File: config.mk
export PLATFORM = sky130hd
export DESIGN_NAME = fp_multiplier
export DESIGN_NICKNAME = fp_multiplier
export VERILOG_FILES = /design/flow/design.v
export SDC_FILE = /design/flow/constraint.sdc
export NUM_CORES = 4
export LEC_CHECK = 0
export CAP_MARGIN = 20
export CORE_MARGIN = 2
export CORE_UTILIZATION = 72
export PLACE_DENSITY = 0.67
export SLEW_MARGIN = 20
File: constraint.sdc
create_clock -name core_clock -period 1.92 [get_ports {clk}]
set_input_delay 0.3840 -clock core_clock [delete_from_list [all_inputs] [get_ports {clk}]]
set_output_delay 0.3840 -clock core_clock [all_outputs]
set_load 0.01 [all_outputs]
File: design.v
module DFF(D,clk,reset,Q);
	input D;  
	input clk;  
	input reset;  
	output reg Q;  
	always @(posedge clk or posedge reset) 
	begin
 		if(reset==1'b1)
  		Q <= 1'b0; 
 		else 
  		Q <= D; 
	end 
endmodule 
module partial_products (
	input [31:0]a,
	input [31:0]b,
	output reg [31:0][63:0]p_prods
);
	integer i;
	always @(a or b)
	begin
		for(i=0; i<32; i=i+1)begin
			if(b[i] == 1)begin
				p_prods[i] = a << i;
			end
			else
				p_prods[i] = 64'h00000000;
		end
	end
endmodule
module FA (
	input [63:0] x,
	input [63:0] y,
	input [63:0] z,
	output [63:0] u,
	output [63:0] v);
assign u = x^y^z;
assign v[0] = 0;
assign v[63:1] = (x&y) | (y&z) | (z&x);
endmodule
module rdcla (sum, cout, a, b, cin,clk);
	input [31:0] a, b;
	input cin,clk;
	output reg [31:0] sum;
	output reg cout;
	wire [32:0] carry0, carry1;
	wire [32:0] carry0_1, carry1_1, carry0_2, carry1_2, carry0_4, carry1_4, carry0_8, carry1_8, carry0_16, carry1_16;
	wire [32:0] carry0_1d, carry1_1d, carry0_2d, carry1_2d, carry0_4d, carry1_4d, carry0_8d, carry1_8d, carry0_16d, carry1_16d;
	wire [32:0] carry_final;
	wire [31:0] p0, p1, p2, p3, p4, p5, p6;
	assign carry0[0] = 1'b0;
	assign carry1[0] = 1'b1;
	assign p0 = a^b;
	DFF DFFP1 [31:0] (p0,clk,1'b0,p1);
	DFF DFFP2 [31:0] (p1,clk,1'b0,p2);
	DFF DFFP3 [31:0] (p2,clk,1'b0,p3);
	DFF DFFP4 [31:0] (p3,clk,1'b0,p4);
	DFF DFFP5 [31:0] (p4,clk,1'b0,p5);
	DFF DFFP6 [31:0] (p5,clk,1'b0,p6);
	assign carry_final = carry0_16 | (carry1_16 & {33{cin}});
	always @(*)
	begin
		sum = p6^carry_final[31:0];
		cout = carry_final[32];	
	end
	kpg_init init [32:1] (carry1[32:1], carry0[32:1], a[31:0], b[31:0], clk);
	assign carry1_1d[0] = carry1[0];
	assign carry0_1d[0] = carry0[0];
	assign carry1_2d[1:0] = carry1_1[1:0];
	assign carry0_2d[1:0] = carry0_1[1:0];
	assign carry1_4d[3:0] = carry1_2[3:0];
	assign carry0_4d[3:0] = carry0_2[3:0];
	assign carry1_8d[7:0] = carry1_4[7:0];
	assign carry0_8d[7:0] = carry0_4[7:0];
	assign carry1_16d[15:0] = carry1_8[15:0];
	assign carry0_16d[15:0] = carry0_8[15:0];
	kpg itr_1 [32:1] (carry1[32:1], carry0[32:1], carry1[31:0], carry0[31:0], carry1_1d[32:1], carry0_1d[32:1]);
	DFF DFF1 [32:0] (carry1_1d[32:0],clk,1'b0,carry1_1[32:0]);
	DFF DFF2 [32:0] (carry0_1d[32:0],clk,1'b0,carry0_1[32:0]);
	kpg itr_2 [32:2] (carry1_1[32:2], carry0_1[32:2], carry1_1[30:0], carry0_1[30:0], carry1_2d[32:2], carry0_2d[32:2]);
	DFF DFF3 [32:0] (carry1_2d[32:0],clk,1'b0,carry1_2[32:0]);
	DFF DFF4 [32:0] (carry0_2d[32:0],clk,1'b0,carry0_2[32:0]);
	kpg itr_4 [32:4] (carry1_2[32:4], carry0_2[32:4], carry1_2[28:0], carry0_2[28:0], carry1_4d[32:4], carry0_4d[32:4]);
	DFF DFF5 [32:0] (carry1_4d[32:0],clk,1'b0,carry1_4[32:0]);
	DFF DFF6 [32:0] (carry0_4d[32:0],clk,1'b0,carry0_4[32:0]);
	kpg itr_8 [32:8] (carry1_4[32:8], carry0_4[32:8], carry1_4[24:0], carry0_4[24:0], carry1_8d[32:8], carry0_8d[32:8]);
	DFF DFF7 [32:0] (carry1_8d[32:0],clk,1'b0,carry1_8[32:0]);
	DFF DFF8 [32:0] (carry0_8d[32:0],clk,1'b0,carry0_8[32:0]);
	kpg itr_16 [32:16] (carry1_8[32:16], carry0_8[32:16], carry1_8[16:0], carry0_8[16:0], carry1_16d[32:16], carry0_16d[32:16]);
	DFF DFF9 [32:0] (carry1_16d[32:0],clk,1'b0,carry1_16[32:0]);
	DFF DFF10 [32:0] (carry0_16d[32:0],clk,1'b0,carry0_16[32:0]);
endmodule
module kpg_init (
	output reg out1, out0,
	input a, b,clk
);
	always @(posedge clk)
	case ({a, b})
		2'b00: begin
			out0 <= 1'b0; out1 <= 1'b0;
		end
		2'b11: begin
			out0 <= 1'b1; out1 <= 1'b1;
		end
		default: begin 
			out0 <= 1'b0; out1 <= 1'b1;
		end
	endcase
endmodule
module kpg (
	input cur_bit_1, cur_bit_0, prev_bit_1, prev_bit_0,
	output reg out_bit_1, out_bit_0
);
	always @(*)
	begin
		if({cur_bit_1, cur_bit_0} == 2'b00)
			{out_bit_1, out_bit_0} = 2'b00;
		else if({cur_bit_1, cur_bit_0} == 2'b11)
			{out_bit_1, out_bit_0} = 2'b11;
		else
			{out_bit_1, out_bit_0} = {prev_bit_1, prev_bit_0};
	end
endmodule
module wallace (
	input [31:0] a,
	input [31:0] b,
	input clk,
	output [63:0] out
);
	wire [31:0][63:0]p_prods;
	integer i;
	partial_products pp (a, b, p_prods);
	wire [63:0] u_l11, v_l11, u_l12, v_l12, u_l13, v_l13, u_l14, v_l14, u_l15, v_l15, u_l16, v_l16, u_l17, v_l17, u_l18, v_l18, u_l19, v_l19, u_l110, v_l110;
	wire [63:0] u_l11d, v_l11d, u_l12d, v_l12d, u_l13d, v_l13d, u_l14d, v_l14d, u_l15d, v_l15d, u_l16d, v_l16d, u_l17d, v_l17d, u_l18d, v_l18d, u_l19d, v_l19d, u_l110d, v_l110d;
	FA l11 (p_prods[0][63:0], p_prods[1][63:0], p_prods[2][63:0], u_l11d[63:0], v_l11d[63:0]);
	FA l12 (p_prods[3][63:0], p_prods[4][63:0], p_prods[5][63:0], u_l12d[63:0], v_l12d[63:0]);
	FA l13 (p_prods[6][63:0], p_prods[7][63:0], p_prods[8][63:0], u_l13d[63:0], v_l13d[63:0]);
	FA l14 (p_prods[9][63:0], p_prods[10][63:0], p_prods[11][63:0], u_l14d[63:0], v_l14d[63:0]);
	FA l15 (p_prods[12][63:0], p_prods[13][63:0], p_prods[14][63:0], u_l15d[63:0], v_l15d[63:0]);
	FA l16 (p_prods[15][63:0], p_prods[16][63:0], p_prods[17][63:0], u_l16d[63:0], v_l16d[63:0]);
	FA l17 (p_prods[18][63:0], p_prods[19][63:0], p_prods[20][63:0], u_l17d[63:0], v_l17d[63:0]);
	FA l18 (p_prods[21][63:0], p_prods[22][63:0], p_prods[23][63:0], u_l18d[63:0], v_l18d[63:0]);
	FA l19 (p_prods[24][63:0], p_prods[25][63:0], p_prods[26][63:0], u_l19d[63:0], v_l19d[63:0]);
	FA l110 (p_prods[27][63:0], p_prods[28][63:0], p_prods[29][63:0], u_l110d[63:0], v_l110d[63:0]);
	DFF DFF_ul11 [63:0] (u_l11d[63:0],clk,1'b0,u_l11[63:0]);
	DFF DFF_ul12 [63:0] (u_l12d[63:0],clk,1'b0,u_l12[63:0]);
	DFF DFF_ul13 [63:0] (u_l13d[63:0],clk,1'b0,u_l13[63:0]);
	DFF DFF_ul14 [63:0] (u_l14d[63:0],clk,1'b0,u_l14[63:0]);
	DFF DFF_ul15 [63:0] (u_l15d[63:0],clk,1'b0,u_l15[63:0]);
	DFF DFF_ul16 [63:0] (u_l16d[63:0],clk,1'b0,u_l16[63:0]);
	DFF DFF_ul17 [63:0] (u_l17d[63:0],clk,1'b0,u_l17[63:0]);
	DFF DFF_ul18 [63:0] (u_l18d[63:0],clk,1'b0,u_l18[63:0]);
	DFF DFF_ul19 [63:0] (u_l19d[63:0],clk,1'b0,u_l19[63:0]);
	DFF DFF_ul110 [63:0] (u_l110d[63:0],clk,1'b0,u_l110[63:0]);
	DFF DFF_vl11 [63:0] (v_l11d[63:0],clk,1'b0,v_l11[63:0]);
	DFF DFF_vl12 [63:0] (v_l12d[63:0],clk,1'b0,v_l12[63:0]);
	DFF DFF_vl13 [63:0] (v_l13d[63:0],clk,1'b0,v_l13[63:0]);
	DFF DFF_vl14 [63:0] (v_l14d[63:0],clk,1'b0,v_l14[63:0]);
	DFF DFF_vl15 [63:0] (v_l15d[63:0],clk,1'b0,v_l15[63:0]);
	DFF DFF_vl16 [63:0] (v_l16d[63:0],clk,1'b0,v_l16[63:0]);
	DFF DFF_vl17 [63:0] (v_l17d[63:0],clk,1'b0,v_l17[63:0]);
	DFF DFF_vl18 [63:0] (v_l18d[63:0],clk,1'b0,v_l18[63:0]);
	DFF DFF_vl19 [63:0] (v_l19d[63:0],clk,1'b0,v_l19[63:0]);
	DFF DFF_vl110 [63:0] (v_l110d[63:0],clk,1'b0,v_l110[63:0]);
	wire [63:0] u_l21, v_l21, u_l22, v_l22, u_l23, v_l23, u_l24, v_l24, u_l25, v_l25, u_l26, v_l26, u_l27, v_l27;
	wire [63:0] u_l21d, v_l21d, u_l22d, v_l22d, u_l23d, v_l23d, u_l24d, v_l24d, u_l25d, v_l25d, u_l26d, v_l26d, u_l27d, v_l27d;
	FA l21 (u_l11[63:0], v_l11[63:0], u_l12[63:0], u_l21d[63:0], v_l21d[63:0]);
	FA l22 (v_l12[63:0], u_l13[63:0], v_l13[63:0], u_l22d[63:0], v_l22d[63:0]);
	FA l23 (u_l14[63:0], v_l14[63:0], u_l15[63:0], u_l23d[63:0], v_l23d[63:0]);
	FA l24 (v_l15[63:0], u_l16[63:0], v_l16[63:0], u_l24d[63:0], v_l24d[63:0]);
	FA l25 (u_l17[63:0], v_l17[63:0], u_l18[63:0], u_l25d[63:0], v_l25d[63:0]);
	FA l26 (v_l18[63:0], u_l19[63:0], v_l19[63:0], u_l26d[63:0], v_l26d[63:0]);
	wire [63:0] p30_1, p31_1, p31_2;
	DFF DFF_p30_1 [63:0] (p_prods[30][63:0],clk,1'b0,p30_1[63:0]);
	DFF DFF_p31_1 [63:0] (p_prods[31][63:0],clk,1'b0,p31_1[63:0]);
	DFF DFF_p31_2 [63:0] (p31_1[63:0],clk,1'b0,p31_2[63:0]);
	FA l27 (u_l110[63:0], v_l110[63:0], p30_1[63:0], u_l27d[63:0], v_l27d[63:0]);
	DFF DFF_ul21 [63:0] (u_l21d[63:0],clk,1'b0,u_l21[63:0]);
	DFF DFF_ul22 [63:0] (u_l22d[63:0],clk,1'b0,u_l22[63:0]);
	DFF DFF_ul23 [63:0] (u_l23d[63:0],clk,1'b0,u_l23[63:0]);
	DFF DFF_ul24 [63:0] (u_l24d[63:0],clk,1'b0,u_l24[63:0]);
	DFF DFF_ul25 [63:0] (u_l25d[63:0],clk,1'b0,u_l25[63:0]);
	DFF DFF_ul26 [63:0] (u_l26d[63:0],clk,1'b0,u_l26[63:0]);
	DFF DFF_ul27 [63:0] (u_l27d[63:0],clk,1'b0,u_l27[63:0]);
	DFF DFF_vl21 [63:0] (v_l21d[63:0],clk,1'b0,v_l21[63:0]);
	DFF DFF_vl22 [63:0] (v_l22d[63:0],clk,1'b0,v_l22[63:0]);
	DFF DFF_vl23 [63:0] (v_l23d[63:0],clk,1'b0,v_l23[63:0]);
	DFF DFF_vl24 [63:0] (v_l24d[63:0],clk,1'b0,v_l24[63:0]);
	DFF DFF_vl25 [63:0] (v_l25d[63:0],clk,1'b0,v_l25[63:0]);
	DFF DFF_vl26 [63:0] (v_l26d[63:0],clk,1'b0,v_l26[63:0]);
	DFF DFF_vl27 [63:0] (v_l27d[63:0],clk,1'b0,v_l27[63:0]);
	wire [63:0] u_l31, v_l31, u_l32, v_l32, u_l33, v_l33, u_l34, v_l34, u_l35, v_l35;
	wire [63:0] u_l31d, v_l31d, u_l32d, v_l32d, u_l33d, v_l33d, u_l34d, v_l34d, u_l35d, v_l35d;
	FA l31 (u_l21[63:0], v_l21[63:0], u_l22[63:0], u_l31d[63:0], v_l31d[63:0]);
	FA l32 (v_l22[63:0], u_l23[63:0], v_l23[63:0], u_l32d[63:0], v_l32d[63:0]);
	FA l33 (u_l24[63:0], v_l24[63:0], u_l25[63:0], u_l33d[63:0], v_l33d[63:0]);
	FA l34 (v_l25[63:0], u_l26[63:0], v_l26[63:0], u_l34d[63:0], v_l34d[63:0]);
	FA l35 (u_l27[63:0], v_l27[63:0], p31_2[63:0], u_l35d[63:0], v_l35d[63:0]);
	DFF DFF_ul31 [63:0] (u_l31d[63:0],clk,1'b0,u_l31[63:0]);
	DFF DFF_ul32 [63:0] (u_l32d[63:0],clk,1'b0,u_l32[63:0]);
	DFF DFF_ul33 [63:0] (u_l33d[63:0],clk,1'b0,u_l33[63:0]);
	DFF DFF_ul34 [63:0] (u_l34d[63:0],clk,1'b0,u_l34[63:0]);
	DFF DFF_ul35 [63:0] (u_l35d[63:0],clk,1'b0,u_l35[63:0]);
	DFF DFF_vl31 [63:0] (v_l31d[63:0],clk,1'b0,v_l31[63:0]);
	DFF DFF_vl32 [63:0] (v_l32d[63:0],clk,1'b0,v_l32[63:0]);
	DFF DFF_vl33 [63:0] (v_l33d[63:0],clk,1'b0,v_l33[63:0]);
	DFF DFF_vl34 [63:0] (v_l34d[63:0],clk,1'b0,v_l34[63:0]);
	DFF DFF_vl35 [63:0] (v_l35d[63:0],clk,1'b0,v_l35[63:0]);
	wire [63:0] u_l41, v_l41, u_l42, v_l42, u_l43, v_l43;
	wire [63:0] u_l41d, v_l41d, u_l42d, v_l42d, u_l43d, v_l43d;
	FA l41 (u_l31[63:0], v_l31[63:0], u_l32[63:0], u_l41d[63:0], v_l41d[63:0]);
	FA l42 (v_l32[63:0], u_l33[63:0], v_l33[63:0], u_l42d[63:0], v_l42d[63:0]);
	FA l43 (u_l34[63:0], v_l34[63:0], u_l35[63:0], u_l43d[63:0], v_l43d[63:0]);
	DFF DFF_ul41 [63:0] (u_l41d[63:0],clk,1'b0,u_l41[63:0]);
	DFF DFF_ul42 [63:0] (u_l42d[63:0],clk,1'b0,u_l42[63:0]);
	DFF DFF_ul43 [63:0] (u_l43d[63:0],clk,1'b0,u_l43[63:0]);
	DFF DFF_vl41 [63:0] (v_l41d[63:0],clk,1'b0,v_l41[63:0]);
	DFF DFF_vl42 [63:0] (v_l42d[63:0],clk,1'b0,v_l42[63:0]);
	DFF DFF_vl43 [63:0] (v_l43d[63:0],clk,1'b0,v_l43[63:0]);
	wire [63:0] u_l51, v_l51, u_l52, v_l52;
	wire [63:0] u_l51d, v_l51d, u_l52d, v_l52d;
	FA l51 (u_l41[63:0], v_l41[63:0], u_l42[63:0], u_l51d[63:0], v_l51d[63:0]);
	FA l52 (v_l42[63:0], u_l43[63:0], v_l43[63:0], u_l52d[63:0], v_l52d[63:0]);
	DFF DFF_ul51 [63:0] (u_l51d[63:0],clk,1'b0,u_l51[63:0]);
	DFF DFF_ul52 [63:0] (u_l52d[63:0],clk,1'b0,u_l52[63:0]);
	DFF DFF_vl51 [63:0] (v_l51d[63:0],clk,1'b0,v_l51[63:0]);
	DFF DFF_vl52 [63:0] (v_l52d[63:0],clk,1'b0,v_l52[63:0]);
	wire [63:0] u_l61, v_l61;
	wire [63:0] u_l61d, v_l61d;
	FA l61 (u_l51[63:0], v_l51[63:0], u_l52[63:0], u_l61d[63:0], v_l61d[63:0]);
	DFF DFF_ul61 [63:0] (u_l61d[63:0],clk,1'b0,u_l61[63:0]);
	DFF DFF_vl61 [63:0] (v_l61d[63:0],clk,1'b0,v_l61[63:0]);
	wire [63:0] u_l71, v_l71;
	wire [63:0] u_l71d, v_l71d;
	wire [63:0] v_l52_6;
	DFF DFF_vl52_6 [63:0] (v_l52[63:0],clk,1'b0,v_l52_6[63:0]);
	FA l71 (u_l61[63:0], v_l61[63:0], v_l52_6[63:0], u_l71d[63:0], v_l71d[63:0]);
	DFF DFF_ul71 [63:0] (u_l71d[63:0],clk,1'b0,u_l71[63:0]);
	DFF DFF_vl71 [63:0] (v_l71d[63:0],clk,1'b0,v_l71[63:0]);
	wire [63:0] u_l81, v_l81;
	wire [63:0] u_l81d, v_l81d;
	wire [63:0] v_l35_4, v_l35_5, v_l35_6, v_l35_7;
	DFF DFF_vl35_4 [63:0] (v_l35[63:0],clk,1'b0,v_l35_4[63:0]);
	DFF DFF_vl35_5 [63:0] (v_l35_4[63:0],clk,1'b0,v_l35_5[63:0]);
	DFF DFF_vl35_6 [63:0] (v_l35_5[63:0],clk,1'b0,v_l35_6[63:0]);
	DFF DFF_vl35_7 [63:0] (v_l35_6[63:0],clk,1'b0,v_l35_7[63:0]);
	FA l81 (u_l71[63:0], v_l71[63:0], v_l35_7[63:0], u_l81d[63:0], v_l81d[63:0]);
	DFF DFF_ul81 [63:0] (u_l81d[63:0],clk,1'b0,u_l81[63:0]);
	DFF DFF_vl81 [63:0] (v_l81d[63:0],clk,1'b0,v_l81[63:0]);
	wire c,cd;
	rdcla l91 (out[31:0], cd, u_l81[31:0], v_l81[31:0], 1'b0, clk);
	rdcla l92 (out[63:32], , u_l81[63:32], v_l81[63:32], cd, clk);
endmodule
module adder_8bit (a,b,cin,sum);
	input [7:0] a,b;
	input cin;
	output [7:0] sum;
	wire [7:0] partial_sum;
	wire [8:0] carry, p, carry_1, p_1, carry_2, p_2, carry_4, p_4;
	assign carry[0] = cin;
	assign p[0] = 0;
	kpg_initial initializing_kpg [8:1] (a[7:0], b[7:0], p[8:1], carry[8:1]);
	assign p_1[0] = cin;
	assign carry_1[0] = cin;
	assign p_2[1:0] = p_1[1:0];
	assign carry_2[1:0] = carry_1[1:0];
	assign p_4[3:0] = p_2[3:0];
	assign carry_4[3:0] = carry_2[3:0];
	kpg_ iteration_1 [8:1] (p[8:1], carry[8:1], p[7:0], carry[7:0], p_1[8:1], carry_1[8:1]);
	kpg_ iteration_2 [8:2] (p_1[8:2], carry_1[8:2], p_1[6:0], carry_1[6:0], p_2[8:2], carry_2[8:2]);
	kpg_ iteration_4 [8:4] (p_2[8:4], carry_2[8:4], p_2[4:0], carry_2[4:0], p_4[8:4], carry_4[8:4]);
	assign partial_sum = a^b;
	assign sum[7:0] = partial_sum[7:0]^carry_4[7:0];
endmodule
module kpg_initial (
	input a, b,
	output reg p, carry
);
	always @*
	case ({a, b})
		2'b00: begin
			p = 1'b0; carry = 1'b0;
		end
		2'b11: begin
			p = 1'b0; carry = 1'b1;
		end
		default: begin 
			p = 1'b1; carry = 1'b0;
		end
	endcase
endmodule
module kpg_ (
	input current_p, current_carry, from_p, from_carry,
	output reg final_p, final_carry
);
	always @(*)
	begin
		if({current_p, current_carry} == 2'b00)
			{final_p, final_carry} = 2'b00;
		else if({current_p, current_carry} == 2'b01)
			{final_p, final_carry} = 2'b01;
		else
			{final_p, final_carry} = {from_p, from_carry};
	end
endmodule
module fp_multiplier(input [31:0] a,input [31:0] b,output [31:0]out,input clk,
	input rst,input in_valid,output out_valid);
	wire S3,overflow;
	wire [47:0] productd,wallace_out,product;
	wire [7:0] exponent1,exponent2;
	wire [15:0] trim;
	wire [22:0] prod;
	wire [31:0] out1,out2,out3,out1d,out2d,out3d,outd;
	wire [31:0] a15,b15,a16,b16,a17,b17,a18,b18;
	sideband side(clk,a,b,a15,b15,a16,b16,a17,b17,a18,b18);
	reg [18:0] valid;
	always @(posedge clk)
	begin
		if(rst)
			valid <= 19'b0;
		else
			valid <= {valid[17:0],in_valid};
	end
	assign out_valid = valid[18];
	xor (S3,a15[31],b15[31]);
	wallace w1({8'b0,1'b1,a[22:0]},{8'b0,1'b1,b[22:0]},clk,{trim,productd});
	DFF DFF1[47:0] (productd[47:0],clk,1'b0,product[47:0]);
	assign overflow=product[47];
	assign wallace_out=product;
	adder_8bit adder1(a15[30:23],b15[30:23],overflow,exponent1);
	adder_8bit subtract_127(exponent1,8'b10000000,1'b1,exponent2);
	shifter_1bit shift [22:0] (prod[22:0],overflow, wallace_out[45:23], wallace_out[46:24]);
	assign out1d={S3,exponent2,prod};
	DFF DFF3 [31:0] (out1d,clk,1'b0,out1);
	check_zero check1(out2d,a16,b16,out1);  
	DFF DFF4 [31:0] (out2d,clk,1'b0,out2);
	check_inf check2(out3d,a17,b17,out2);  
	DFF DFF5 [31:0] (out3d,clk,1'b0,out3);
	check_nan check3(outd,a18,b18,out3);  
	DFF DFF6 [31:0] (outd,clk,1'b0,out);
endmodule
module sideband(input clk,input [31:0] a,input [31:0] b,
	output [31:0] a15,output [31:0] b15,output [31:0] a16,output [31:0] b16,
	output [31:0] a17,output [31:0] b17,output [31:0] a18,output [31:0] b18);
	reg [9*18-1:0] da, db;
	always @(posedge clk)
	begin
		da <= {da[9*17-1:0],a[31:23]};
		db <= {db[9*17-1:0],b[31:23]};
	end
	assign a15 = {da[9*15-1 -: 9],23'b0};
	assign b15 = {db[9*15-1 -: 9],23'b0};
	assign a16 = {da[9*16-1 -: 9],23'b0};
	assign b16 = {db[9*16-1 -: 9],23'b0};
	assign a17 = {da[9*17-1 -: 9],23'b0};
	assign b17 = {db[9*17-1 -: 9],23'b0};
	assign a18 = {da[9*18-1 -: 9],23'b0};
	assign b18 = {db[9*18-1 -: 9],23'b0};
endmodule
module shifter_1bit(output prod,input overflow,input out1,input out2);
	assign prod = (!overflow & out1) | (overflow & out2);
endmodule
module check_zero(output [31:0] out,input [31:0] a,	input [31:0] b,	input [31:0] prod);
	wire is_zero = ((|a[30:23]) & (|b[30:23]));		 
	assign out = (prod & {32{is_zero}}) | (32'b0_00000000_00000000000000000000000 & {32{!is_zero}});
endmodule
module check_inf(output [31:0] out,input [31:0] a,	input [31:0] b,input [31:0] prod);
	wire is_inf = ((&a[30:23]) | (&b[30:23]));		 
	assign out = (prod & {32{!is_inf}}) | ({a[31] ^ b[31], 31'b11111111_00000000000000000000000} & {32{is_inf}});
endmodule
module check_nan(output [31:0] out,input [31:0] a,	input [31:0] b,	input [31:0] prod);
	wire is_nan = ((&a[30:23]) & !(|b[30:23])) || (!(|a[30:23]) & (&b[30:23]));		 
	assign out = (prod & {32{!is_nan}}) | ({32'b0_11111111_11111111111111111111111} & {32{is_nan}});
endmodule
File: run.sh
#!/bin/bash
# the make line also repeats each setting of config.mk as NAME=value (left out here)
make -C /OpenROAD-flow-scripts/flow DESIGN_CONFIG=/design/flow/config.mk WORK_HOME=/design/flow/orfs CLKGATE_MAP_FILE= finish
==> results.tsv, run 1 <==
metric	value	unit
outcome	complete, but fails checks	
failed_checks	negative setup slack	
cts_buffer_depth	3	
ys.flop_type	dfxtp_1	
timing.reg2reg.worst_path_depth	10	
cp-end-kind	flip-flop	
min_from	b[24]	
crit_buf_inv	2	
drcViolationCount	0	
topCellsByArea	dfxtp_1 (70%), fa_1 (13%), and2_1 (5.4%)	
post-synth-top-count-cell	dfxtp_1	
finalCriticalPeriod	2310	ps
tool_warnings	63	
p_seq_share	56.4	%
timing.rr.start	DFF1[47].Q	
gp_congestion	0.776	
power.total	133	mW
worst_pin_slew	615	ps
netlist_area	73200	um2
endpoint	DFF3[30].Q	
finalMaxSlewViolations	0	
ys_cells	4627	
vdd_drop_max	1.22	mV
numCtsBuffers	218	
p_int	101	mW
antenna_found_initial	5	
ios	100	
grt_setup_unrepaired	yes	
cp_top_family	simple AND/OR/NAND/NOR gates	
vias_per_cell	4.93	
power_leader	registers	
synthTopCellsByCount	dfxtp_1 (2560), and2_1 (626), fa_1 (488), ha_1 (249), maj3_1 (248)	
ys_seq_share	70.0	%
gr-total-overflow	0	
grt_start_max_net_pins	33	
critPathSlowestCell	fa_2	
crit_type	reg -> reg	
drv_cap	0	
fill_cells	4938	
switching_power	31.9	mW
drtPass1Iterations	5	
pg_seq	75.1	mW
ys_sh_adder	21.0	%
cp_slowest_stage_delay	420	ps
p_sw_share	24.0	%
setup_ws	-393	ps
combPwrFrac	10.3	%
synth_top_area_share	70.0	%
r2r_slack	-390	ps
hpwl	71.9	mm
p_leak	35.9	nW
holdPathStages	1	
crit_arrival	3010	ps
crit_chain	inv_2, fa_2, nor4b_4, a31oi_4, a21boi_2, mux2i_2, xor2_2, buf_4, nor3_4, xnor2_1	
io_buffers	99	
syn_area_per_cell	15.8	um2
comb-power	13.7	mW
p_clk_share	33.3	%
drtIter0Drc	1343	
worst-path-max-fanout	2	
clkTransAtPathRegs	70	ps
ys_sh_simple	6.39	%
num_rows	116	
aoi_share	0.233	%
h-tree-depth	4	
ys_warn_count	9	
synthArstFlopShare	0	%
hold_path_class	in -> reg	
ant_nets	0	
cts_tree	yes	
wl_per_cell	18.4	um
vias	31696	
coreArea	100000	um2
tns	-1340	ps
edf_count	0	
layout.nets	5703	
grt_pass1_vias	35354	
p_per_area	1580	nW/um2
fin_skew	23.6	ps
synth_cell_type_count	41	
track_usage	23.6	%
required	2620	ps
finalWirelength	118	mm
syn_inst	4627	
top_logic_kind	adder cells	
fp_util	72.8	%
clock_latency	790	ps
largest_area_cell	dfxtp_1	
final-hold-violation-count	0	
synthXorXnorAreaFrac	0.527	%
hold-path-endpoint	side.db[1]	
die_w	323	um
fmax	432	MHz
clkSinkCount	2560	
synth_nets	5431	
worst-path-stages	10	
setup_viol	5	
syn2layout_area_growth	14.9	%
critPathLaunchType	flip-flop	
startpoint	DFF1[47].Q	
relSlewSlack	58.9	%
timing.rr.end	DFF3[30].Q	
grt_pass1_wl	188	mm
ys_ff	2560	
powerClk	44.3	mW
yosysChipArea	73200	um2
root_buffer	clkbuf_16	
dieArea	104000	um2
mux_area_share	0.455	%
die_h	323	um
period_used_share	120	%
[stage by stage]
step | hold slack, ps | util [%] | std cells | cell area [um2] | setup slack [ps]
4_1_cts | 0.707 | 83.7 | 6424 | 84000 | -280
6_report | 60.5 | 83.7 | 6427 | 84100 | -393
5_1_grt | 20.3 | 83.7 | 6427 | 84100 | -447
3_5_place_dp | 312 | 76.1 | 6020 | 76400 | -348
3_3_place_gp | 310 | 76.1 | 6020 | 76400 | -310
2_1_floorplan | 310 | - | 4627 | 73200 | -210
[final cells by class]
cell class	count	area (um2)	share of cell area (%)
antenna	1	2.50	0.00298
clock buffer	312	6310	7.51
sequential	2560	51300	61.0
inverter	91	342	0.406
timing repair buffer	191	2240	2.66
multi-input combinational	1837	21100	25.1
tap	1357	1700	2.02
clock inverter	78	1120	1.33
[routing by layer]
layer	GRT usage, %	share of wire, %	vias up
met2	40.0	49	631
li1	-	-	15092
met1	30.6	44	15745
met5	0	0	-
met3	4.64	4.6	228
met4	7.94	2.6	0
[what timing repair did]
| action | CTS | global route |
|---|---|---|
| gates resized | 54 | 7 |
| endpoints found under the hold margin | 9 | 0 |
| setup endpoints to repair | 38 | 6 |
| buffers inserted | 5 | 2 |
| hold buffers | 9 | 0 |
| pin swaps | 11 | 3 |
==> inputs of run 2 (changes only) <==
- ABC_AREA: default -> 0
- CAP_MARGIN: 20 -> 10
- CELL_PAD_IN_SITES_DETAIL_PLACEMENT: default -> 1
- CORE_MARGIN: 2 -> 4
- CORE_UTILIZATION: 72 -> 40
- CTS_CLUSTER_DIAMETER: default -> 199
- GPL_ROUTABILITY_DRIVEN: default -> 1
- MIN_ROUTING_LAYER: default -> met1
- PLACE_DENSITY: 0.67 -> default
- PLACE_DENSITY_LB_ADDON: default -> 0.18
- SETUP_SLACK_MARGIN: default -> 0.47
- SLEW_MARGIN: 20 -> 15
- clock period: 1.92 -> 3.07 ns (I/O delays scaled with it)
==> run 2 against run 1 <==
Compared with the run above:
- now clean on timing, DRC and antenna
- first-iteration DRC count down 29%
- count of clock-buffer cells in the layout up 87
- cell count up 16%
- via count shrank 0.49%
- sequential cell count unchanged
- power shrank 35%
- utilization down 36 points
- cell area is 2.0% higher
- sequential power decreased by 38%
- worst hold slack improved by 120 ps
- clock skew increased by 34 ps
- register-to-register slack gained 980 ps
- critical endpoint is now DFF3[29].Q
- highest routed layer unchanged
==> results.tsv, run 2 <==
metric	value	unit	change
p_clk_share	36.7	%	+3.4 points
ys_warn_count	9		unchanged
die_w	436	um	+35%
power_leader	registers		
finalMaxSlewViolations	0		unchanged
worst-path-stages	9		-1
ys_sh_simple	6.39	%	unchanged
ys.flop_type	dfxtp_1		
top_logic_kind	adder cells		
utilization	47.3	%	-36 points
cts_buffer_depth	4		+1
comb-power	8.16	mW	-40%
synthXorXnorAreaFrac	0.527	%	unchanged
period_used_share	80.8	%	-40 points
synthTopCellsByCount	dfxtp_1 (2560), and2_1 (626), fa_1 (488), ha_1 (249), maj3_1 (248)		
tool_warnings	58		-7.9%
syn2layout_area_growth	17.2	%	
cts_tree	yes		
mux_area_share	0.455	%	unchanged
largest_area_cell	dfxtp_1		
hpwl	80.2	mm	+12%
gr-total-overflow	0		unchanged
netlist_area	73200	um2	unchanged
clkTransAtPathRegs	60	ps	about the same
antenna_found_initial	12		+7
drtPass1Iterations	4		-1
timing.reg2reg.worst_path_depth	9		-1
crit_type	reg -> reg		
clkSinkCount	2560		unchanged
drv_cap	0		unchanged
ys_seq_share	70.0	%	unchanged
p_int	66.4	mW	-34%
switching_power	20.4	mW	-36%
ios	100		unchanged
coreArea	181000	um2	+81%
syn_inst	4627		unchanged
h-tree-depth	5		+1
synth_cell_type_count	41		unchanged
outcome	finished clean		
worst-path-max-fanout	3		+1
layout.nets	5715		+0.21%
root_buffer	clkbuf_16		
endpoint	DFF3[29].Q		
critPathLaunchType	flip-flop		
p_sw_share	23.4	%	-0.51 points
setup_viol	0		-5
p_seq_share	53.9	%	-2.5 points
gp_congestion	0.735		-5.3%
clock_latency	880	ps	+90 ps
synth_nets	5431		unchanged
syn_area_per_cell	15.8	um2	unchanged
fp_util	40.4	%	-32 points
grt_setup_unrepaired	no		
vias	31542		-0.49%
ant_nets	0		unchanged
r2r_slack	590	ps	+980 ps
cp_slowest_stage_delay	460	ps	+40 ps
finalWirelength	121	mm	+2.0%
dieArea	190000	um2	+82%
startpoint	side.da[126]		
crit_buf_inv	1		-1
yosysChipArea	73200	um2	unchanged
finalCriticalPeriod	2480	ps	+167 ps
relSlewSlack	45.3	%	-14 points
vias_per_cell	4.22		-14%
grt_start_max_net_pins	33		unchanged
holdPathStages	1		unchanged
ys_ff	2560		unchanged
crit_chain	inv_1, fa_1, nor4b_1, a31oi_1, a21boi_0, mux2i_1, xor2_1, nor4_1, xnor2_1		
fill_cells	17361		+250%
fmax	403	MHz	-6.7%
final-hold-violation-count	0		unchanged
drtIter0Drc	951		-29%
combPwrFrac	9.4	%	-0.9 points
edf_count	0		unchanged
p_per_area	1010	nW/um2	-36%
drcViolationCount	0		unchanged
powerClk	31.8	mW	-28%
aoi_share	0.233	%	unchanged
ys_cells	4627		unchanged
fin_skew	57.8	ps	+34.2 ps
pg_seq	46.8	mW	-38%
post-synth-top-count-cell	dfxtp_1		
crit_arrival	3290	ps	+280 ps
io_buffers	99		unchanged
hold-path-endpoint	side.db[6]		
ys_sh_adder	21.0	%	unchanged
synthArstFlopShare	0	%	unchanged
required	3880	ps	+1260 ps
tns	0	ps	+1340 ps
min_from	b[29]		
timing.rr.start	side.da[126]		
timing.rr.end	DFF3[29].Q		
p_leak	36.1	nW	+0.69%
grt_pass1_vias	35974		+1.8%
topCellsByArea	dfxtp_1 (70%), fa_1 (13%), and2_1 (5.4%)		
wl_per_cell	16.1	um	-12%
track_usage	13.1	%	-10 points
vdd_drop_max	0.530	mV	-56%
num_rows	156		+34%
numCtsBuffers	274		+26%
worst_pin_slew	821	ps	+206 ps
critPathSlowestCell	fa_1		
hold_path_class	in -> reg		
cp-end-kind	flip-flop		
die_h	436	um	+35%
synth_top_area_share	70.0	%	unchanged
cp_top_family	simple AND/OR/NAND/NOR gates		
grt_pass1_wl	198	mm	+4.9%
## run 2: repair_timing
item / 4_1_cts / 5_1_grt
setup endpoints to repair: 1 / 1
setup buffers: 0 / 1
hold buffers: 0 / 0
pin swaps: 0 / 1
gates resized: 1 / 1
## run 2: area by class of cell
class	count	area [um2]	share of cell area (%)
Tap cell	2370	2970	3.46
Clock inverter	65	767	0.894
Multi-Input combinational cell	1837	21000	24.4
Timing Repair Buffer	147	1360	1.59
Antenna cell	1	2.50	0.00292
Clock buffer	399	8110	9.45
Inverter	91	342	0.398
Sequential cell	2560	51200	59.8
## run 2: metrics by stage
step / cells / setup WS [ps] / hold WS (ps) / instance area, um2 / power [mW]
after floorplan: 4627 / 723 / 310 / 73200 / 51.0
after global placement: 7004 / 470 / 310 / 76900 / 55.4
after detailed placement: 7004 / 430 / 313 / 76900 / 56.0
after CTS: 7468 / 514 / 92.6 / 85700 / 88.4
after global routing: 7470 / 464 / 101 / 85800 / 92.2
final: 7470 / 590 / 178 / 85800 / 86.8
## run 2: routing by layer
layer	vias up	part of all wire (%)	GRT usage (%)
met5	-	0	0
met4	0	3.0	4.83
met3	291	4.5	2.86
met2	509	45	20.7
met1	15652	47	17.8
li1	15090	-	-
==> inputs of run 3 (changes only) <==
- ABC_AREA: 0 -> 1
- CELL_PAD_IN_SITES_GLOBAL_PLACEMENT: default -> 2
- CORE_ASPECT_RATIO: default -> 1.74
- CORE_MARGIN: 4 -> 2
- CTS_CLUSTER_DIAMETER: 199 -> 278
- GPL_ROUTABILITY_DRIVEN: 1 -> default
- HOLD_SLACK_MARGIN: default -> 0.11
- MAX_ROUTING_LAYER: default -> met4
- MIN_ROUTING_LAYER: met1 -> met2
- PLACE_DENSITY_LB_ADDON: 0.18 -> default
- SETUP_SLACK_MARGIN: 0.47 -> default
- SLEW_MARGIN: 15 -> 35
- clock period: 3.07 -> 1.41 ns (I/O delays scaled with it)
==> run 3 against run 2 <==
Compared with the run above:
- the layout now fails its checks (negative setup slack)
- global-route usage up 12 points
- clock skew is 26 ps lower
- synthesized cell count increased by 25%
- cell area is 3.3% higher
- via count is 55% higher
- non-clock buffer count up 107
- critical path depth grew 1
- clock power increased by 110%
- utilization increased by 0.42 points
- highest routed layer unchanged
==> results.tsv, run 3 <==
metric	value	unit	change
vias_per_cell	5.58		+32%
drv_cap	0		unchanged
pg_seq	102	mW	+120%
relSlewSlack	70.3	%	+25 points
critPathSlowestCell	fa_2		
placed_area	79500	um2	+3.5%
die_w	331	um	-24%
synthTopCellsByCount	dfxtp_1 (2560), nand2_1 (883), inv_1 (864), fa_1 (488), ha_1 (249)		
min_from	b[8]		
ys_warn_count	9		unchanged
power_leader	registers		
synth_top_area_share	68.8	%	-1.3 points
hold-path-endpoint	w1.DFF_ul13[31].Q		
drcViolationCount	0		unchanged
h-tree-depth	4		-1
numCtsBuffers	232		-15%
p_clk_share	34.9	%	-1.8 points
netlist_area	74500	um2	+1.8%
layout.nets	6922		+21%
timing.rr.start	side.da[126]		
ios	100		unchanged
failed_checks	negative setup slack		
track_usage	24.7	%	+12 points
ys_cells	5772		+25%
crit_arrival	2490	ps	-800 ps
crit_chain	inv_2, fa_2, xor2_2, inv_2, ha_4, nand2_4, nor2_4, nand2_2, o21ai_1, nand2_1		
vdd_drop_max	1.14	mV	+120%
endpoint	DFF3[29].Q		
fp_util	40.1	%	-0.22 points
power.total	187	mW	+120%
finalWirelength	151	mm	+25%
synthArstFlopShare	0	%	unchanged
dieArea	190000	um2	about the same
root_buffer	clkbuf_16		
io_buffers	99		unchanged
startpoint	side.da[126]		
mux_area_share	0	%	-0.45 points
cp_slowest_stage_delay	430	ps	-30 ps
timing.reg2reg.worst_path_depth	10		+1
timing.rr.end	DFF3[29].Q		
top_logic_kind	adder cells		
hpwl	98.6	mm	+23%
p_int	140	mW	+110%
post-synth-top-count-cell	dfxtp_1		
topCellsByArea	dfxtp_1 (69%), fa_1 (13%), nand2_1 (4.4%)		
required	2140	ps	-1740 ps
utilization	47.7	%	+0.42 points
grt_pass1_vias	58823		+64%
edf_count	0		unchanged
p_leak	42.1	nW	+16%
synthXorXnorAreaFrac	0.400	%	-0.13 points
grt_pass1_wl	230	mm	+16%
ys_sh_adder	17.7	%	-3.3 points
p_per_area	2110	nW/um2	+110%
grt_start_max_net_pins	34		+3.0%
switching_power	46.7	mW	+130%
worst-path-max-fanout	2		-1
tns	-6420	ps	-6420 ps
syn_area_per_cell	12.9	um2	-18%
combPwrFrac	10.8	%	+1.4 points
aoi_share	1.82	%	+1.6 points
powerClk	65.2	mW	+110%
largest_area_cell	dfxtp_1		
cp-end-kind	flip-flop		
tool_warnings	61		+5.2%
ant_nets	0		unchanged
num_rows	209		+34%
die_h	573	um	+32%
setup_ws	-348	ps	-938 ps
synth_nets	6576		+21%
cts_buffer_depth	4		unchanged
r2r_slack	-350	ps	-940 ps
antenna_found_initial	11		-1
ys_sh_simple	6.06	%	-0.34 points
cts_tree	yes		
wl_per_cell	17.1	um	+6.1%
setup_viol	62		+62
fill_cells	18741		+7.9%
critPathLaunchType	flip-flop		
hold_path_class	in -> reg		
hold_ws	183	ps	+5.09 ps
drtPass1Iterations	5		+1
ys_seq_share	68.8	%	-1.3 points
p_sw_share	25.0	%	+1.5 points
p_seq_share	54.3	%	+0.4 points
worst_pin_slew	445	ps	-376 ps
cp_top_family	adder cells		
ys_ff	2560		unchanged
syn2layout_area_growth	18.9	%	
final-hold-violation-count	0		unchanged
grt_setup_unrepaired	yes		
syn_inst	5772		+25%
final_area	88600	um2	+3.3%
clkTransAtPathRegs	70	ps	about the same
crit_type	reg -> reg		
holdPathStages	2		+1
cpMostUsedCell	inv_2		
clkSinkCount	2560		unchanged
synth_cell_type_count	32		-22%
gr-total-overflow	0		unchanged
fin_skew	32.1	ps	-25.7 ps
period_used_share	125	%	+44 points
fmax	569	MHz	+41%
ys.flop_type	dfxtp_1		
outcome	complete, but fails checks		
drtIter0Drc	3833		+300%
finalCriticalPeriod	1760	ps	-722 ps
worst-path-stages	10		+1
gp_congestion	0.754		+2.6%
yosysChipArea	74500	um2	+1.8%
clock_latency	850	ps	-30 ps
crit_buf_inv	2		+1
finalMaxSlewViolations	0		unchanged
comb-power	20.2	mW	+150%
vias	49042		+55%
coreArea	186000	um2	+2.4%
-- run 3: stage by stage --
step           worst slack, ps  cells
5_1_grt                   -481   8784
3_5_place_dp              -503   8277
4_1_cts                   -324   8726
3_3_place_gp              -513   8277
2_1_floorplan             -407   5772
6_report                  -348   8792
-- run 3: area by class of cell --
| cell class | instances | area (um2) | area share (%) |
|---|---|---|---|
| repair buffers | 254 | 3010 | 3.40 |
| multi-input cells | 2202 | 19800 | 22.4 |
| well taps | 2426 | 3040 | 3.43 |
| flip-flops and latches | 2560 | 51300 | 57.9 |
| clock buffers | 315 | 6690 | 7.55 |
| diodes | 63 | 158 | 0.178 |
| clock inverters | 104 | 1330 | 1.50 |
| inverters | 868 | 3270 | 3.69 |
-- run 3: per-layer routing --
metal | vias to the layer above | share of wire (%) | global-route usage [%]
li1 | 17894 | - | -
met1 | 18874 | 0 | -
met2 | 11723 | 62 | 31.5
met3 | 551 | 34 | 28.1
met4 | 0 | 4.6 | 4.65
met5 | - | 0 | -
-- run 3: repair_timing --
item,4_1_cts,5_1_grt
buffers inserted,6,5
hold buffers,23,0
endpoints found under the setup margin,74,154
cloned,2,5
resized,252,73
pin swaps,30,22
endpoints found under the hold margin,23,0
==> inputs of run 4 (changes only) <==
- ABC_AREA: 1 -> default
- CAP_MARGIN: 10 -> 20
- CELL_PAD_IN_SITES_DETAIL_PLACEMENT: 1 -> default
- CELL_PAD_IN_SITES_GLOBAL_PLACEMENT: 2 -> default
- CORE_ASPECT_RATIO: 1.74 -> default
- CORE_UTILIZATION: 40 -> 72
- CTS_CLUSTER_DIAMETER: 278 -> default
- HOLD_SLACK_MARGIN: 0.11 -> default
- MAX_ROUTING_LAYER: met4 -> default
- MIN_ROUTING_LAYER: met2 -> default
- PLACE_DENSITY: default -> 0.67
- SLEW_MARGIN: 35 -> 20
- clock period: 1.41 -> 1.98 ns (I/O delays scaled with it)
==> run 4 against run 3 <==
Compared with the run above:
- still fails the layout checks on negative setup slack
- cell count shrank 27%
- die area is 45% lower
- maximum frequency fell by 24%
- sequential power shrank 29%
==> results.tsv, run 4 <==
metric	value	unit	change
layout.nets	5703		-18%
holdPathStages	1		-1
drtIter0Drc	1478		-61%
final_area	84200	um2	-4.9%
crit_type	reg -> reg		
critPathSlowestCell	mux2_4		
fmax	435	MHz	-24%
vdd_drop_max	0.925	mV	-19%
ys_ff	2560		unchanged
pg_seq	72.9	mW	-29%
drcViolationCount	0		unchanged
top_logic_kind	adder cells		
vias	31882		-35%
synth_cell_type_count	41		+28%
seq_area	51300	um2	about the same
setup_ws	-319	ps	+28.6 ps
critPathLaunchType	flip-flop		
min_from	b[29]		
largest_area_cell	dfxtp_1		
placed_area	76400	um2	-3.9%
relSlewSlack	61.2	%	-9.1 points
cp_top_family	simple AND/OR/NAND/NOR gates		
fp_util	72.8	%	+33 points
combPwrFrac	10.4	%	-0.4 points
failed_checks	negative setup slack		
outcome	complete, but fails checks		
cts_tree	yes		
p_int	98.3	mW	-30%
vias_per_cell	4.95		-11%
post-synth-top-count-cell	dfxtp_1		
setup_viol	6		-90%
comb-power	13.5	mW	-33%
hold_path_class	in -> reg		
worst-path-max-fanout	3		+1
ios	100		unchanged
numCtsBuffers	221		-4.7%
gp_congestion	0.775		+2.8%
grt_pass1_wl	191	mm	-17%
synthArstFlopShare	0	%	unchanged
fin_skew	20.2	ps	-11.9 ps
required	2660	ps	+520 ps
ys_sh_simple	6.39	%	+0.34 points
syn_area_per_cell	15.8	um2	+22%
dieArea	104000	um2	-45%
root_buffer	clkbuf_16		
antenna_found_initial	5		-6
final-hold-violation-count	0		unchanged
p_seq_share	56.2	%	+1.9 points
wl_per_cell	18.7	um	+9.4%
grt_pass1_vias	35788		-39%
powerClk	43.3	mW	-34%
topCellsByArea	dfxtp_1 (70%), fa_1 (13%), and2_1 (5.4%)		
tool_warnings	63		+3.3%
io_buffers	99		unchanged
p_leak	36.0	nW	-14%
grt_start_max_net_pins	33		-2.9%
clkSinkCount	2560		unchanged
timing.rr.start	side.db[126]		
finalWirelength	121	mm	-20%
netlist_area	73200	um2	-1.8%
ant_nets	0		unchanged
timing.reg2reg.worst_path_depth	8		-2
p_per_area	1540	nW/um2	-27%
clkTransAtPathRegs	60	ps	about the same
r2r_slack	-320	ps	+30 ps
synthTopCellsByCount	dfxtp_1 (2560), and2_1 (626), fa_1 (488), ha_1 (249), maj3_1 (248)		
syn_inst	4627		-20%
period_used_share	116	%	-8.5 points
switching_power	31.3	mW	-33%
ys.flop_type	dfxtp_1		
crit_arrival	2970	ps	+480 ps
crit_chain	ha_1, nor3b_4, mux2_4, xnor2_4, nand3_2, or3_4, nor3_4, xnor2_1		
cp_slowest_stage_delay	390	ps	-40 ps
num_rows	116		-44%
grt_setup_unrepaired	yes		
die_h	323	um	-44%
clock_latency	790	ps	-60 ps
h-tree-depth	4		unchanged
yosysChipArea	73200	um2	-1.8%
cp-end-kind	flip-flop		
gr-total-overflow	0		unchanged
crit_buf_inv	0		-2
worst-path-stages	8		-2
ys_warn_count	9		unchanged
ys_seq_share	70.0	%	+1.3 points
hold-path-endpoint	side.db[6]		
logic_area	21200	um2	+6.8%
ys_sh_adder	21.0	%	+3.3 points
power_leader	registers		
aoi_share	0.233	%	-1.6 points
track_usage	24.0	%	-0.67 points
finalCriticalPeriod	2300	ps	+541 ps
startpoint	side.db[126]		
drv_cap	0		unchanged
synthXorXnorAreaFrac	0.527	%	+0.13 points
endpoint	DFF3[30].Q		
p_sw_share	24.2	%	-0.79 points
edf_count	0		unchanged
syn2layout_area_growth	15.1	%	
cts_buffer_depth	3		-1
worst_pin_slew	580	ps	+135 ps
synth_nets	5431		-17%
coreArea	100000	um2	-46%
die_w	323	um	-2.5%
ys_cells	4627		-20%
mux_area_share	0.455	%	+0.45 points
timing.rr.end	DFF3[30].Q		
place_ws	-354	ps	+149 ps
p_clk_share	33.4	%	-1.5 points
power.total	130	mW	-31%
finalMaxSlewViolations	0		unchanged
fill_cells	4931		-74%
hpwl	72.4	mm	-26%
synth_top_area_share	70.0	%	+1.3 points
drtPass1Iterations	5		unchanged
-- run 4: area by class of cell --
cell class              count  share of cell area, %
well taps                1357                   2.02
inverters                  91                  0.408
multi-input cells        1837                   25.1
clock buffers             326                   7.80
clock inverters            85                   1.18
diodes                      2                0.00594
repair buffers            188                   2.62
flip-flops and latches   2560                   60.9
-- run 4: metal layers --
| layer | GRT usage (%) | wire length, um | vias up |
|---|---|---|---|
| li1 | - | - | 15133 |
| met3 | 4.82 | 5500 | 244 |
| met4 | 7.98 | 3060 | 0 |
| met1 | 30.5 | 51900 | 15877 |
| met2 | 41.4 | 60300 | 628 |
| met5 | 0 | 0 | - |
-- run 4: stage by stage --
step                      utilization, %  TNS, ps  hold slack, ps  std cells
final                               83.9    -1220            54.9       6446
after global routing                83.9    -1600            24.7       6444
after CTS                           83.7     -641            6.02       6440
after detailed placement            76.1     -776             312       6019
after global placement              76.1     -529             310       6019
after floorplan                        -     -383             310       4627
-- run 4: what timing repair did --
action                     4_1_cts  5_1_grt
hold endpoints to repair         4        0
setup buffers                    6        4
hold buffers                     4        0
pin swaps                        6        9
setup endpoints to repair       37        5
gates resized                   44       30
==> inputs of run 5 (changes only) <==
- ABC_AREA: default -> 0
- CAP_MARGIN: 20 -> 5
- CELL_PAD_IN_SITES_DETAIL_PLACEMENT: default -> 0
- CORE_ASPECT_RATIO: default -> 1.07
- CORE_UTILIZATION: 72 -> 71
- CTS_CLUSTER_DIAMETER: default -> 199
- GPL_ROUTABILITY_DRIVEN: default -> 1
- MIN_ROUTING_LAYER: default -> met1
- PLACE_DENSITY: 0.67 -> default
- SETUP_SLACK_MARGIN: default -> 0.47
- SLEW_MARGIN: 20 -> 15
- clock period: 1.98 -> 3.07 ns (I/O delays scaled with it)
==> run 5 against run 4 <==
Compared with the run above:
- now clean on timing, DRC and antenna
- die area grew 1.4%
- synthesized cell count is the same
- clock skew grew 1.7 ps
- power shrank 36%
- maximum frequency shrank 6.0%
- register-to-register slack gained 940 ps
- worst setup slack gained 940 ps
- worst hold slack gained 210 ps
- critical path depth grew 1
- first-iteration DRC count shrank 6.5%
- largest cell class unchanged
- highest routed layer unchanged
==> results.tsv, run 5 <==
metric	value	unit	change
switching_power	19.6	mW	-37%
comb-power	8.26	mW	-39%
numCtsBuffers	216		-2.3%
num_rows	121		+4.3%
p_seq_share	56.6	%	+0.4 points
crit_arrival	3160	ps	+190 ps
gr-total-overflow	0		unchanged
endpoint	DFF3[29].Q		
synthXorXnorAreaFrac	0.527	%	unchanged
r2r_slack	620	ps	+940 ps
fin_skew	21.9	ps	+1.68 ps
post-synth-top-count-cell	dfxtp_1		
p_sw_share	23.7	%	-0.47 points
finalMaxSlewViolations	0		unchanged
drv_cap	0		unchanged
cp_top_family	simple AND/OR/NAND/NOR gates		
p_leak	35.4	nW	-1.5%
cts_tree	yes		
finalWirelength	114	mm	-5.7%
p_int	63.1	mW	-36%
worst-path-stages	9		+1
dieArea	106000	um2	+1.4%
cp_slowest_stage_delay	490	ps	+100 ps
p_clk_share	33.4	%	about the same
edf_count	0		unchanged
syn2layout_area_growth	13.6	%	
ys_sh_adder	21.0	%	unchanged
grt_pass1_wl	181	mm	-5.3%
setup_viol	0		-6
postCtsHoldBufs	0		-4
netlist_area	73200	um2	unchanged
ys_cells	4627		unchanged
holdPathStages	1		unchanged
root_buffer	clkbuf_16		
syn_area_per_cell	15.8	um2	unchanged
p_per_area	996	nW/um2	-35%
top_logic_kind	adder cells		
combPwrFrac	10.0	%	-0.4 points
hold_path_class	in -> reg		
h-tree-depth	4		unchanged
grt_start_max_net_pins	33		unchanged
pg_seq	46.8	mW	-36%
die_h	336	um	+4.1%
clock_latency	800	ps	about the same
synth_top_area_share	70.0	%	unchanged
finalCriticalPeriod	2450	ps	+146 ps
cp-end-kind	flip-flop		
power_leader	registers		
ys_ff	2560		unchanged
powerClk	27.7	mW	-36%
track_usage	22.3	%	-1.7 points
ys_seq_share	70.0	%	unchanged
crit_chain	inv_1, fa_1, nor4b_1, a31oi_1, a21boi_0, mux2i_1, xor2_1, nor4_1, xnor2_1		
antenna_found_initial	3		-2
placed_area	75600	um2	-1.1%
min_from	b[28]		
io_buffers	99		unchanged
fill_cells	5417		+9.9%
wl_per_cell	17.8	um	-4.8%
largest_area_cell	dfxtp_1		
ant_nets	0		unchanged
ys_warn_count	9		unchanged
final_area	83100	um2	-1.4%
grt_pass1_vias	34526		-3.5%
ios	100		unchanged
vdd_drop_max	0.613	mV	-34%
mux_area_share	0.455	%	unchanged
topCellsByArea	dfxtp_1 (70%), fa_1 (13%), and2_1 (5.4%)		
drtPass1Iterations	5		unchanged
vias	31250		-2.0%
syn_inst	4627		unchanged
vias_per_cell	4.89		-1.0%
ys.flop_type	dfxtp_1		
timing.reg2reg.worst_path_depth	9		+1
synth_nets	5431		unchanged
startpoint	side.da[126]		
worst-path-max-fanout	3		unchanged
synth_cell_type_count	41		unchanged
drtIter0Drc	1382		-6.5%
coreArea	102000	um2	+1.6%
ys_sh_simple	6.39	%	unchanged
hold-path-endpoint	side.db[5]		
power.total	82.7	mW	-36%
final-hold-violation-count	0		unchanged
tns	0	ps	+1220 ps
yosysChipArea	73200	um2	unchanged
synthTopCellsByCount	dfxtp_1 (2560), and2_1 (626), fa_1 (488), ha_1 (249), maj3_1 (248)		
clkTransAtPathRegs	60	ps	about the same
timing.rr.start	side.da[126]		
worst_pin_slew	1050	ps	+468 ps
critPathSlowestCell	fa_1		
aoi_share	0.233	%	unchanged
drcViolationCount	0		unchanged
gp_congestion	0.759		-2.1%
relSlewSlack	30.2	%	-31 points
required	3780	ps	+1120 ps
fp_util	71.7	%	-1.1 points
tool_warnings	60		-4.8%
outcome	finished clean		
timing.rr.end	DFF3[29].Q		
critPathLaunchType	flip-flop		
period_used_share	79.7	%	-36 points
synthArstFlopShare	0	%	unchanged
fmax	409	MHz	-6.0%
crit_type	reg -> reg		
grt_setup_unrepaired	no		
die_w	314	um	-2.6%
clkSinkCount	2560		unchanged
hpwl	71.1	mm	-1.8%
layout.nets	5659		-0.77%
crit_buf_inv	1		+1
cts_buffer_depth	3		unchanged
-- run 5: timing repair --
| item | 4_1_cts | 5_1_grt |
|---|---|---|
| setup endpoints to repair | 1 | 1 |
| buffers inserted | 0 | 0 |
| gates resized | 1 | 5 |
-- run 5: cell type report --
class | instances | area, um2 | area share (%)
diodes | 1 | 2.50 | 0.00301
clock buffers | 306 | 6300 | 7.58
clock inverters | 88 | 1140 | 1.38
inverters | 91 | 342 | 0.411
multi-input cells | 1837 | 21000 | 25.3
flip-flops and latches | 2560 | 51200 | 61.7
well taps | 1353 | 1690 | 2.04
repair buffers | 149 | 1370 | 1.64
-- run 5: through the flow --
| step | hold slack [ps] | utilization (%) | worst slack, ps | instances |
|---|---|---|---|---|
| global route | 218 | 81.4 | 449 | 6384 |
| finish | 267 | 81.4 | 624 | 6385 |
| CTS | 192 | 81.4 | 557 | 6384 |
| detailed placement | 312 | 74.1 | 531 | 5990 |
| global placement | 309 | 74.1 | 564 | 5990 |
| floorplan | 310 | - | 723 | 4627 |
-- run 5: per-layer routing --
| layer | wire [um] | GRT usage [%] |
|---|---|---|
| met1 | 49700 | 28.9 |
| met2 | 56200 | 37.9 |
| met3 | 5400 | 4.51 |
| met4 | 2660 | 7.43 |
| met5 | 0 | 0 |
==> inputs of run 6 (changes only) <==
- CAP_MARGIN: 5 -> 20
- CELL_PAD_IN_SITES_GLOBAL_PLACEMENT: default -> 3
- CORE_ASPECT_RATIO: 1.07 -> 1.01
- CORE_UTILIZATION: 71 -> 69
- CTS_CLUSTER_DIAMETER: 199 -> 313
- CTS_CLUSTER_SIZE: default -> 16
- GPL_ROUTABILITY_DRIVEN: 1 -> 0
- GPL_TIMING_DRIVEN: default -> 0
- HOLD_SLACK_MARGIN: default -> 0.17
- MAX_ROUTING_LAYER: default -> met5
- PLACE_DENSITY_LB_ADDON: default -> 0.25
- TNS_END_PERCENT: default -> 25
==> run 6 against run 5 <==
Compared with the run above:
- the flow now stops in global placement without I/O
- die area up 2.9%
- area after synthesis unchanged
- synthesized cell count did not move
==> results.tsv, run 6 <==
metric	value	unit	change
ys_sh_adder	21.0	%	unchanged
edf_count	0		unchanged
mux_area_share	0.455	%	unchanged
die_w	328	um	+4.4%
netlist_area	73200	um2	unchanged
post-synth-top-count-cell	dfxtp_1		
syn_area_per_cell	15.8	um2	unchanged
haltStage	global placement without I/O		
ys_ff	2560		unchanged
synthArstFlopShare	0	%	unchanged
synth_nets	5431		unchanged
syn_inst	4627		unchanged
outcome	stopped before the end		
top_logic_kind	adder cells		
num_rows	120		-0.83%
ys_warn_count	9		unchanged
ys.flop_type	dfxtp_1		
synth_top_area_share	70.0	%	unchanged
largest_area_cell	dfxtp_1		
yosysChipArea	73200	um2	unchanged
synthTopCellsByCount	dfxtp_1 (2560), and2_1 (626), fa_1 (488), ha_1 (249), maj3_1 (248)		
synthXorXnorAreaFrac	0.527	%	unchanged
dieArea	109000	um2	+2.9%
coreArea	106000	um2	+3.4%
aoi_share	0.233	%	unchanged
die_h	331	um	-1.4%
fp_util	69.3	%	-2.4 points
firstError	[ERROR FLW-0024] Place density exceeds 1.0 (current PLACE_DENSITY_LB_ADDON =  0.25). Please check if the value of  PLACE_DENSITY_LB_ADDON is between 0 and 0.99.		
ys_sh_simple	6.39	%	unchanged
ys_cells	4627		unchanged
topCellsByArea	dfxtp_1 (70%), fa_1 (13%), and2_1 (5.4%)		
ys_seq_share	70.0	%	unchanged
synth_cell_type_count	41		unchanged
==> inputs of run 7 (changes only) <==
- ABC_AREA: 0 -> 1
- CAP_MARGIN: 20 -> 10
- CELL_PAD_IN_SITES_GLOBAL_PLACEMENT: 3 -> default
- CORE_ASPECT_RATIO: 1.01 -> default
- CORE_UTILIZATION: 69 -> 72
- CTS_CLUSTER_DIAMETER: 313 -> 330
- CTS_CLUSTER_SIZE: 16 -> default
- GPL_ROUTABILITY_DRIVEN: 0 -> 1
- GPL_TIMING_DRIVEN: 0 -> default
- HOLD_SLACK_MARGIN: 0.17 -> default
- MAX_ROUTING_LAYER: met5 -> default
- PLACE_DENSITY: default -> 0.61
- PLACE_DENSITY_LB_ADDON: 0.25 -> default
- SETUP_SLACK_MARGIN: 0.47 -> 0.09
- TNS_END_PERCENT: 25 -> default
- clock period: 3.07 -> 1.4 ns (I/O delays scaled with it)
==> run 7 against run 6 <==
Compared with the run above:
- now fails the layout checks on negative setup slack
- area after synthesis is 1.8% higher
- synthesized cell count is 25% higher
- die area is 2.4% lower
==> results.tsv, run 7 <==
metric	value	unit	change
finalMaxSlewViolations	0		
outcome	complete, but fails checks		
top_logic_kind	adder cells		
crit_arrival	2640	ps	
ys_warn_count	9		unchanged
period_used_share	139	%	
syn_area_per_cell	12.9	um2	-18%
io_buffers	99		
track_usage	25.7	%	
p_int	140	mW	
ios	100		
crit_buf_inv	2		
crit_type	reg -> reg		
aoi_share	1.82	%	+1.6 points
vdd_drop_max	1.47	mV	
synthArstFlopShare	0	%	unchanged
cp_top_family	simple AND/OR/NAND/NOR gates		
setup_ws	-542	ps	
mux_area_share	0	%	-0.45 points
synth_cell_type_count	32		-22%
ys_sh_adder	17.7	%	-3.3 points
netlist_area	74500	um2	+1.8%
cts_buffer_depth	3		
pg_seq	103	mW	
hold-path-endpoint	side.db[2]		
drcViolationCount	0		
ys_cells	5772		+25%
syn_inst	5772		+25%
critPathLaunchType	flip-flop		
largest_area_cell	dfxtp_1		
powerClk	62.3	mW	
required	2100	ps	
synthXorXnorAreaFrac	0.400	%	-0.13 points
dieArea	106000	um2	-2.4%
ant_nets	0		
synth_nets	6576		+21%
finalCriticalPeriod	1940	ps	
fin_skew	21.7	ps	
clock_latency	820	ps	
worst_pin_slew	457	ps	
hold_path_class	in -> reg		
combPwrFrac	11.8	%	
grt_pass1_vias	40407		
drtIter0Drc	2172		
utilization	84.2	%	
comb-power	22.1	mW	
critPathSlowestCell	ha_1		
grt_start_max_net_pins	26		
coreArea	103000	um2	-2.4%
numCtsBuffers	219		
topCellsByArea	dfxtp_1 (69%), fa_1 (13%), nand2_1 (4.4%)		
endpoint	DFF3[30].Q		
cts_tree	yes		
finalWirelength	137	mm	
clkTransAtPathRegs	70	ps	
num_rows	118		-1.7%
p_sw_share	25.4	%	
switching_power	47.6	mW	
tool_warnings	63		
drv_cap	0		
edf_count	0		unchanged
p_seq_share	55.0	%	
ys_ff	2560		unchanged
cp-end-kind	flip-flop		
ys_seq_share	68.8	%	-1.3 points
timing.rr.end	DFF3[30].Q		
grt_pass1_wl	210	mm	
timing.rr.start	side.db[131]		
root_buffer	clkbuf_16		
holdPathStages	1		
timing.reg2reg.worst_path_depth	12		
p_per_area	2160	nW/um2	
setup_viol	75		
vias	37444		
wl_per_cell	17.9	um	
worst-path-max-fanout	4		
antenna_found_initial	5		
final-hold-violation-count	0		
p_leak	41.8	nW	
layout.nets	6886		
clkSinkCount	2560		
place_ws	-388	ps	
h-tree-depth	4		
gr-total-overflow	0		
r2r_slack	-540	ps	
worst-path-stages	12		
crit_chain	inv_1, ha_1, o21ai_0, inv_1, nand2_1, nand2_1, nand2_1, nand2_1, nand2_2, nand3_1, nand2_1, nand2_1		
startpoint	side.db[131]		
syn2layout_area_growth	16.4	%	
grt_setup_unrepaired	yes		
post-synth-top-count-cell	dfxtp_1		
ys_sh_simple	6.06	%	-0.34 points
power_leader	registers		
fp_util	72.3	%	+3.0 points
relSlewSlack	69.3	%	
p_clk_share	33.2	%	
synthTopCellsByCount	dfxtp_1 (2560), nand2_1 (883), inv_1 (864), fa_1 (488), ha_1 (249)		
cp_slowest_stage_delay	370	ps	
die_w	326	um	-0.71%
yosysChipArea	74500	um2	+1.8%
ys.flop_type	dfxtp_1		
failed_checks	negative setup slack		
die_h	326	um	-1.7%
gp_congestion	0.812		
min_from	b[25]		
cpMostUsedCell	nand2_1		
drtPass1Iterations	16		
synth_top_area_share	68.8	%	-1.3 points
vias_per_cell	4.90		
fmax	515	MHz	
hpwl	79.4	mm	
==> run 7: routing by layer <==
metal	vias to the layer above	routed length (um)	GRT usage (%)
li1	17849	-	-
met1	18251	57600	33.4
met2	1041	68300	43.8
met3	299	7210	4.83
met4	4	3640	8.44
met5	-	23	0
==> run 7: final cells by class <==
class / count / area (um2)
Inverter: 868 / 3260
Multi-Input combinational cell: 2202 / 20000
Sequential cell: 2560 / 51300
Clock inverter: 84 / 1140
Clock buffer: 318 / 6490
Timing Repair Buffer: 231 / 2790
Antenna cell: 1 / 2.50
Fill cell: 5164 / 16300
Tap cell: 1380 / 1730
==> run 7: timing repair <==
action	CTS	global route
pin swaps	24	44
gates cloned	5	2
resized	258	134
setup buffers	9	8
hold buffers	18	0
setup endpoints to repair	101	95
hold endpoints to repair	18	0
==> run 7: through the flow <==
step / hold slack [ps] / TNS, ps / std cells / power (mW) / cell area [um2]
detailed placement: 312 / -92900 / 7202 / 124 / 77900
floorplan: 308 / -2030 / 5772 / 112 / 74500
CTS: 28.1 / -9200 / 7635 / 188 / 86200
finish: 90.6 / -11120 / 7644 / 188 / 86700
global placement: 310 / -84950 / 7202 / 121 / 77900
global route: 41.5 / -14330 / 7643 / 196 / 86700
Power and IR drop assume default switching activity.
